## run A
==> flow/design.v (excerpt) <==
module ALU (
    input Clk,
    input Reset,
    input [7:0] operand_A, operand_B,
    input [3:0] Sel,
    output [7:0] Out,
    output [3:0] Flag);
    reg [7:0] Result;
    reg [3:0] FlagCpy;
    reg [7:0] nResult;
    reg [3:0] nFlag;
    reg [8:0] extendResult;
    reg [15:0] extendResult1;
    assign Out = Result;
    assign Flag = FlagCpy;
    always @(*)
    begin
        nResult = Result;
        nFlag = FlagCpy;
        extendResult = 9'd0;
        extendResult1 = 16'd0;
        case(Sel)
            4'h0:
                begin
                    extendResult = operand_A + operand_B;
                    if(extendResult >> 8 == 1)
                        nFlag = nFlag | 4'b0010;
                    else
                        nResult = extendResult[7:0];
                end
            4'h1:
                begin
                    if(operand_A < operand_B)
                        nFlag = nFlag | 4'b1000;
                    else
                        nResult = operand_A - operand_B;
                end
            4'h2:
                begin
                    extendResult1 = operand_A * operand_B;
                    if(extendResult1 >> 8 != 0)
                        nFlag = nFlag | 4'b0100;
                    else
                        nResult = operand_A * operand_B;
                    if(nResult == 0)
                        nFlag = nFlag | 4'b0001;
                end
            4'h3:
                begin
                    if(operand_A < operand_B)
                        nFlag = nFlag | 4'b1000;
                    else if(operand_B == 0)
                        nResult = 8'hFF;
                    else
                        nResult = operand_A / operand_B;
                    if(nResult == 0)
                        nFlag = nFlag | 4'b0001;
                end
  ...
For scale: roughly 880 cells after synthesis, roughly 0.0066 mm² of cells after synthesis.
make LEC_CHECK=0 CAP_MARGIN=10 CORE_MARGIN=2 CORE_UTILIZATION=72 GPL_TIMING_DRIVEN=1 MAX_ROUTING_LAYER=met4 PLACE_DENSITY=0.37 SETUP_SLACK_MARGIN=0.47 SLEW_MARGIN=20 TNS_END_PERCENT=80 finish   # period 9.28 ns
run.sh (not shown) runs the stock make flow with config.mk's settings and CLKGATE_MAP_FILE=.
Status(run A) = ERROR, stage = global routing
What run B does differently from run A at the input level:
- changing CAP_MARGIN from 10 to 20
- removing MAX_ROUTING_LAYER (formerly met4)
- changing CORE_UTILIZATION from 72 to 40
- removing SETUP_SLACK_MARGIN (formerly 0.47)
- removing GPL_TIMING_DRIVEN (formerly 1)
- removing PLACE_DENSITY (formerly 0.37)
- removing TNS_END_PERCENT (formerly 80)
- changing the clock period (ns, I/O delays scaled along) from 9.28 to 13.5
### Flow results
Run B ended with every stage complete and zero timing, DRC or antenna violations. Diff run A -> run B | weighted congestion reported at the end of routability-driven placement | down by more than 10%. Run B against run A: number of rows created at floorplan higher; post-CTS setup buffer count lower; core area higher; number of placed instances, taps included higher. Reported for run B and run A, fraction of synthesized area in multiplexers turned out identical to the last digit. As of run B, horizontal die dimension had risen by more than a quarter compared to run A. Number of gates given a new drive strength after cts ends up higher on run A.
Modified inputs, run C compared to run B
- putting TNS_END_PERCENT at 50 where nothing was set
- swapping 2 for 10 in CORE_MARGIN
- putting SETUP_SLACK_MARGIN at -1.18 where nothing was set
Findings:
Status run C: flow complete, layout not clean - setup timing
Vias: run C more than run B
The die used by run C is larger than the one used by run B.
Diff run B -> run C | half-perimeter wire length of the detailed placement result | up slightly
Run C vs run B — routing usage on met2 dropped 8.3 points.
Total area of multi-input combinational cells was higher in run B than in run C.
Inputs modified between run C and run D:
- clearing SETUP_SLACK_MARGIN, which used to be -1.18
- putting CORE_ASPECT_RATIO at 0.5 where nothing was set
- swapping 40 for 61 in CORE_UTILIZATION
- swapping 10 for 7 in CORE_MARGIN
- swapping 20 for 0 in CAP_MARGIN
- swapping 50 for 25 in TNS_END_PERCENT
Notes after the runs:
Run C finished every stage; the final checks, however, were not passed, the failures being setup timing.
Run D: done, clean on timing, DRC and antenna
On count of buffering cells on the critical path with inverters included, the higher figure sits with run D, not run C.
Run C → run D: number of standard cells in the layout, taps in and fillers out fell 78; worst-case register-to-register setup slack dropped 0.15 ns.
--- input diff run D..run E ---
- removing CORE_ASPECT_RATIO (formerly 0.5)
- changing CORE_UTILIZATION from 61 to 31
- changing CAP_MARGIN from 0 to 20
- changing TNS_END_PERCENT from 25 to 15
- changing CORE_MARGIN from 7 to 10
Results
- Against run D, run E reports a first-iteration DRC count that is lower.
- Summary of the comparison: synthesis-to-finish area growth is higher in run E, relative to run D.
- On run E: minimum clock period after layout is 0.20 ns lower than what run D gave.
- The final reports for run E and run D show count of vias placed by the detailed router lower in the former.
- Relative to run D, proportion of cell area spent on the clock network increased by 0.16 points in run E.

## job 1373
The RTL this note starts from:
==> flow/design.v <==
module ALU (
    input Clk,
    input Reset,
    input [7:0] operand_A, operand_B,
    input [3:0] Sel,
    output [7:0] Out,
    output [3:0] Flag);
    reg [7:0] Result;
    reg [3:0] FlagCpy;
    reg [7:0] nResult;
    reg [3:0] nFlag;
    reg [8:0] extendResult;
    reg [15:0] extendResult1;
    assign Out = Result;
    assign Flag = FlagCpy;
    always @(*)
    begin
        nResult = Result;
        nFlag = FlagCpy;
        extendResult = 9'd0;
        extendResult1 = 16'd0;
        case(Sel)
            4'h0:
                begin
                    extendResult = operand_A + operand_B;
                    if(extendResult >> 8 == 1)
                        nFlag = nFlag | 4'b0010;
                    else
                        nResult = extendResult[7:0];
                end
            4'h1:
                begin
                    if(operand_A < operand_B)
                        nFlag = nFlag | 4'b1000;
                    else
                        nResult = operand_A - operand_B;
                end
            4'h2:
                begin
                    extendResult1 = operand_A * operand_B;
                    if(extendResult1 >> 8 != 0)
                        nFlag = nFlag | 4'b0100;
                    else
                        nResult = operand_A * operand_B;
                    if(nResult == 0)
                        nFlag = nFlag | 4'b0001;
                end
            4'h3:
                begin
                    if(operand_A < operand_B)
                        nFlag = nFlag | 4'b1000;
                    else if(operand_B == 0)
                        nResult = 8'hFF;
                    else
                        nResult = operand_A / operand_B;
                    if(nResult == 0)
                        nFlag = nFlag | 4'b0001;
                end
            4'h4:
                begin
                extendResult1 = operand_A << operand_B;
                if(operand_B > 8 || (operand_A==1&&operand_B==8))
                    nFlag = nFlag | 4'b0010;
                else
                    begin
                    extendResult1 = operand_A << operand_B;
                    if(extendResult1 << 8 != 0)
                        nFlag = nFlag | 4'b0010;
                    else
                        nResult = operand_A << operand_B;
                    end
                if(nResult == 0)
                    nFlag = nFlag | 4'b0001;
                end
            4'h5:
                begin
                nResult = operand_A >> operand_B;
                if(nResult == 0)
                    nFlag = nFlag | 4'b0001;
                if(operand_B > 8 || (operand_B == 8 && operand_A==1) || (operand_B==7&&(operand_A == 2 || operand_A==3)) || operand_B==6&&(operand_A<=7&&operand_A>=4) || operand_B==5&&(operand_A<=15&&operand_A>=8) || operand_B==4&&(operand_A<=31&&operand_A>=16))
                    nFlag = nFlag | 4'b1000;
                end
            4'h6:
                begin
                nResult = operand_A & operand_B;
                if(nResult == 0)
                    nFlag = nFlag | 1;
                end
            4'h7:
                begin
                nResult = operand_A | operand_B;
                if(nResult == 0)
                    nFlag = nFlag | 1;
                end
            4'h8:
                begin
                nResult = operand_A ^ operand_B;
                if(nResult == 0)
                    nFlag = nFlag | 1;
                end
            4'h9:
                begin
                nResult = ~(operand_A ^ operand_B);
                if(nResult == 0)
                    nFlag = nFlag | 1;
                end
            4'hA:
                begin
                nResult = ~(operand_A & operand_B);
                if(nResult == 0)
                    nFlag = nFlag | 1;
                end
            4'hB:
                begin
                nResult = ~(operand_A | operand_B);
                if(nResult == 0)
                    nFlag = nFlag | 1;
                end
            default:
                nResult = 8'h00;
        endcase
    end
    always @(posedge Clk, posedge Reset)
    begin
        if(Reset) begin
            Result <= 8'h00;
            FlagCpy <= 4'b0000;
        end else begin
            Result <= nResult;
            FlagCpy <= nFlag;
        end
    end
endmodule
export LEC_CHECK = 0
export CAP_MARGIN = 10
export CORE_MARGIN = 2
export CORE_UTILIZATION = 72
export CTS_CLUSTER_DIAMETER = 29
export GPL_TIMING_DRIVEN = 1
export HOLD_SLACK_MARGIN = -0.1
export MAX_ROUTING_LAYER = met5
export PLACE_DENSITY = 0.64
export SETUP_SLACK_MARGIN = 3.39
export SLEW_MARGIN = 20
export TNS_END_PERCENT = 80
create_clock -name core_clock -period 11.7 [get_ports {Clk}]
In the summary table, job 1373 is marked failed, with error GRT-0232 raised in global routing.
diff inputs: job 1373 => job 7673
-- flow/config.mk --
<<< job 1373, line 10
export CORE_UTILIZATION = 72
export CTS_CLUSTER_DIAMETER = 29
export GPL_TIMING_DRIVEN = 1
export HOLD_SLACK_MARGIN = -0.1
>>> job 7673, line 10
export CORE_UTILIZATION = 30
export GPL_TIMING_DRIVEN = 0
<<< job 1373, line 15
export PLACE_DENSITY = 0.64
export SETUP_SLACK_MARGIN = 3.39
>>> job 7673, line 13
export PLACE_DENSITY = 0.65
export SETUP_SLACK_MARGIN = -0.9
==> flow/constraint.sdc <==
create_clock -name core_clock -period 17.0 [get_ports {Clk}]
set_input_delay 3.4000 -clock core_clock [delete_from_list [all_inputs] [get_ports {Clk}]]
set_output_delay 3.4000 -clock core_clock [all_outputs]
set_load 0.01 [all_outputs]
Findings:
Complete run, failing final checks: job 7673, reason setup timing. From job 1373 to job 7673 the numbers moved as follows: instance area at placement went down, placement-stage worst setup slack went down, number of sinks on the clock net did not really move, core utilization at floorplan went down. Job 7673 vs. job 1373: overall chip area rose about 130%; number of placement rows rose 59%; final RePlAce weighted congestion fell 12%. The higher die span in y came out of job 7673. From job 7673 to job 1373, number of buffers created by CTS did not move at all. Comparing job 7673 against job 1373, there is no change at all in area fraction in mux cells. | total setup buffers inserted after CTS | job 7673 vs job 1373 | 29 lower |.
Relative to job 7673, the following input files were edited for job 4417:
-- flow/config.mk --
<<< job 7673, line 10
export CORE_UTILIZATION = 30
export GPL_TIMING_DRIVEN = 0
>>> job 4417, line 10
export CORE_UTILIZATION = 70
export GPL_TIMING_DRIVEN = 1
export HOLD_SLACK_MARGIN = -0.1
<<< job 7673, line 14
export SETUP_SLACK_MARGIN = -0.9
>>> job 4417, line 15
export SETUP_SLACK_MARGIN = -0.62
==> flow/constraint.sdc <==
create_clock -name core_clock -period 11.7 [get_ports {Clk}]
set_input_delay 2.3400 -clock core_clock [delete_from_list [all_inputs] [get_ports {Clk}]]
set_output_delay 2.3400 -clock core_clock [all_outputs]
set_load 0.01 [all_outputs]
==> results <==
Job 4417 failed in global routing with GRT-0232.
Placeable core region (lower): job 4417
| number of port buffers | higher: job 4417 |
Re post-synthesis xor/xnor area fraction: no difference whatsoever between job 7673 and job 4417.
Of job 4417 and job 7673, the lower chip width belongs to job 4417.
Chip area from the yosys synthesis statistics came out exactly the same in job 4417 and job 7673.
Re post-CTS resize count: job 4417 is 21 up on job 7673.
Diff job 7673 -> job 4417: starting density of the core increased 41 points; final estimated routing congestion in global placement grew by 12%; fraction of synthesized area in multiplexers did not really move; die area went down.
From job 7673 to job 4417, number of sinks on the clock net did not move at all.
The inputs of job 7846 differ from those of job 4417 as listed below.
-- flow/config.mk --
<<< job 4417, line 11
>>> job 7846, line 11
export CTS_CLUSTER_DIAMETER = 40
export CTS_CLUSTER_SIZE = 32
<<< job 4417, line 15
export SETUP_SLACK_MARGIN = -0.62
>>> job 7846, line 17
export SETUP_SLACK_MARGIN = -0.9
==> flow/constraint.sdc <==
create_clock -name core_clock -period 11.8 [get_ports {Clk}]
set_input_delay 2.3600 -clock core_clock [delete_from_list [all_inputs] [get_ports {Clk}]]
set_output_delay 2.3600 -clock core_clock [all_outputs]
set_load 0.01 [all_outputs]
Notes after the runs:
Job 4417 -> job 7846: area of the chip delta 0, exact match. Min HPWL reported at the end of detailed placement across job 7846 and job 4417: job 4417. For instance count after placement with tap cells included, job 4417 and job 7846 come out practically identical. Job 7846 finished all stages; layout check result: FAIL, due to setup timing.
